== alpha ==
Design system_bus, start of the top module:
module system_bus
	#(parameter DATA_WIDTH = 8, 
	parameter ADDR_WIDTH = 14, 
	parameter NO_OF_MASTER = 4, 
	parameter NO_OF_SLAVE = 8,
	parameter [NO_OF_SLAVE*ADDR_WIDTH-1:0] SLAVE_BASE_ADDR = {14'd10, 14'd20, 14'd30, 14'd40, 14'd50, 14'd60, 14'd70, 14'd80}, 
	parameter [NO_OF_SLAVE*ADDR_WIDTH-1:0] SLAVE_END_ADDR = {14'd19, 14'd29, 14'd39, 14'd49, 14'd59, 14'd69, 14'd79, 14'd89}
	) 
	(
	input clk,
	input reset_n,
	input [ADDR_WIDTH*NO_OF_MASTER-1:0]  addr_avm, 
	output [DATA_WIDTH*NO_OF_MASTER-1:0]  readdata_avm,
	input [DATA_WIDTH*NO_OF_MASTER-1:0]  writedata_avm, 
	input [NO_OF_MASTER-1:0]  readen_avm,
	input [NO_OF_MASTER-1:0]  writeen_avm,
	output [NO_OF_MASTER-1:0]  readvalid_avm,
	output [NO_OF_MASTER-1:0]  writevalid_avm,
	input [NO_OF_MASTER-1:0]  waitrequest_avm,
	input [4*NO_OF_MASTER-1:0]priority_no,
	output [ADDR_WIDTH*NO_OF_SLAVE-1:0]  addr_avs,
	input [DATA_WIDTH*NO_OF_SLAVE-1:0]  readdata_avs,
	output [DATA_WIDTH*NO_OF_SLAVE-1:0]  writedata_avs,
	output [NO_OF_SLAVE-1:0]  readen_avs,
	output [NO_OF_SLAVE-1:0]  writeen_avs,
	input [NO_OF_SLAVE-1:0]  readvalid_avs,
	input [NO_OF_SLAVE-1:0]  writevalid_avs,
	output reg [NO_OF_SLAVE-1:0]  waitrequest_avs
	);
Size: roughly 34,000 sq um of cells after synthesis.
export LEC_CHECK = 0
export ABC_AREA = 1
export CAP_MARGIN = 25
export CELL_PAD_IN_SITES_DETAIL_PLACEMENT = 0
export CELL_PAD_IN_SITES_GLOBAL_PLACEMENT = 1
export CORE_ASPECT_RATIO = 0.85
export CORE_MARGIN = 4
export CORE_UTILIZATION = 17
export CTS_CLUSTER_SIZE = 72
export HOLD_SLACK_MARGIN = 0.02
export PLACE_DENSITY_LB_ADDON = 0.09
export SETUP_SLACK_MARGIN = 0.43
export SLEW_MARGIN = 15
export TNS_END_PERCENT = 35
create_clock -name core_clock -period 5.33 [get_ports {clk}]
run.sh (not shown) runs the stock make flow with config.mk's settings and CLKGATE_MAP_FILE=.
alpha: no failed stages, no open violations at the end
## Diff of input files: beta against alpha
==> flow/config.mk <==
export PLATFORM = sky130hd
export DESIGN_NAME = system_bus
export DESIGN_NICKNAME = system_bus
export VERILOG_FILES = /design/flow/design.v
export SDC_FILE = /design/flow/constraint.sdc
export NUM_CORES = 4
export LEC_CHECK = 0
export CAP_MARGIN = 25
export CELL_PAD_IN_SITES_DETAIL_PLACEMENT = 0
export CELL_PAD_IN_SITES_GLOBAL_PLACEMENT = 0
export CORE_ASPECT_RATIO = 0.85
export CORE_MARGIN = 2
export CORE_UTILIZATION = 70
export CTS_CLUSTER_SIZE = 34
export PLACE_DENSITY_LB_ADDON = 0.09
export SLEW_MARGIN = 15
==> flow/constraint.sdc <==
create_clock -name core_clock -period 3.67 [get_ports {clk}]
set_input_delay 0.7340 -clock core_clock [delete_from_list [all_inputs] [get_ports {clk}]]
set_output_delay 0.7340 -clock core_clock [all_outputs]
set_load 0.01 [all_outputs]
==> comparison <==
- Stage in which a tool error killed beta: global routing.
- beta — post-synthesis average cell area about 14% higher, alpha as reference
- Note that the number of cell instances after yosys synthesis recorded for beta amounts to 0.825 times the value seen in alpha.
- Taking alpha as the reference, in beta share of the core filled by cells before placement picked up an extra 53 points, number of instances in the synthesized netlist lost 727, die footprint lost 77%, site row count lost about 50%, area of the mapped netlist lost 5.8%.
### beta -> gamma
--- a/flow/config.mk
+++ b/flow/config.mk
@@ -9,8 +9,11 @@
 export CELL_PAD_IN_SITES_DETAIL_PLACEMENT = 0
-export CELL_PAD_IN_SITES_GLOBAL_PLACEMENT = 0
+export CELL_PAD_IN_SITES_GLOBAL_PLACEMENT = 1
 export CORE_ASPECT_RATIO = 0.85
-export CORE_MARGIN = 2
-export CORE_UTILIZATION = 70
-export CTS_CLUSTER_SIZE = 34
+export CORE_MARGIN = 4
+export CORE_UTILIZATION = 17
+export CTS_CLUSTER_SIZE = 72
+export HOLD_SLACK_MARGIN = 0.02
 export PLACE_DENSITY_LB_ADDON = 0.09
+export SETUP_SLACK_MARGIN = 0.03
 export SLEW_MARGIN = 15
+export TNS_END_PERCENT = 40
==> flow/constraint.sdc <==
create_clock -name core_clock -period 5.33 [get_ports {clk}]
set_input_delay 1.0660 -clock core_clock [delete_from_list [all_inputs] [get_ports {clk}]]
set_output_delay 1.0660 -clock core_clock [all_outputs]
set_load 0.01 [all_outputs]
Notes after the runs:
Re depth of the CTS H-tree: gamma is 1 up on beta. Delta (gamma minus beta): quantity of gates resized following cts decreased by 24 relative to the old numbers, number of distinct standard cells referenced by the synthesized netlist closely matched the old numbers, die size increased by 310% relative to the old numbers, HPWL after detailed placement increased by 26% relative to the old numbers, number of cells produced by synthesis closely matched the old numbers. In terms of area after synthesis, gamma and beta differ only marginally. Reported for gamma and beta, number of storage elements in the synthesis netlist turned out identical to the last digit. When the final numbers for gamma and beta were put side by side, the die width turned out to be smaller in beta. Changes observed in gamma relative to beta: area of the core grew by about 300%, die height grew by about 100%. gamma: all stages complete, timing, DRC and antenna checks passed.
The following lists how delta was set up differently from gamma:
==> flow/config.mk <==
export PLATFORM = sky130hd
export DESIGN_NAME = system_bus
export DESIGN_NICKNAME = system_bus
export VERILOG_FILES = /design/flow/design.v
export SDC_FILE = /design/flow/constraint.sdc
export NUM_CORES = 4
export LEC_CHECK = 0
export ABC_AREA = 1
export CAP_MARGIN = 25
export CELL_PAD_IN_SITES_DETAIL_PLACEMENT = 0
export CELL_PAD_IN_SITES_GLOBAL_PLACEMENT = 0
export CORE_ASPECT_RATIO = 0.85
export CORE_MARGIN = 2
export CORE_UTILIZATION = 58
export CTS_CLUSTER_SIZE = 72
export SETUP_SLACK_MARGIN = 0.62
export SLEW_MARGIN = 15
export TNS_END_PERCENT = 5
==> flow/constraint.sdc <==
create_clock -name core_clock -period 2.39 [get_ports {clk}]
set_input_delay 0.4780 -clock core_clock [delete_from_list [all_inputs] [get_ports {clk}]]
set_output_delay 0.4780 -clock core_clock [all_outputs]
set_load 0.01 [all_outputs]
[summary]
Every stage of the flow completed for gamma, and the final layout passed the timing, DRC and antenna checks. Although it ran to completion, delta produced a layout that fails the final checks because of setup timing. Synthesized cell count up 727 in delta wrt gamma. Between gamma and delta, the data arrival time of the critical path is higher for gamma. Sort gamma and delta by overall power, ascending, and gamma comes first. Uppermost signal routing layer after detailed routing: met4 -> gamma, met5 -> delta. Compared with gamma, in delta synthesized area divided by synthesized cell count went down by about 12%; initial antenna violation count decreased 13; area after synthesis up about 6%. First-iteration DRC count ended up 3,134 higher on delta than on gamma.
No activity file was given, so power comes from the tool's default toggle rates.
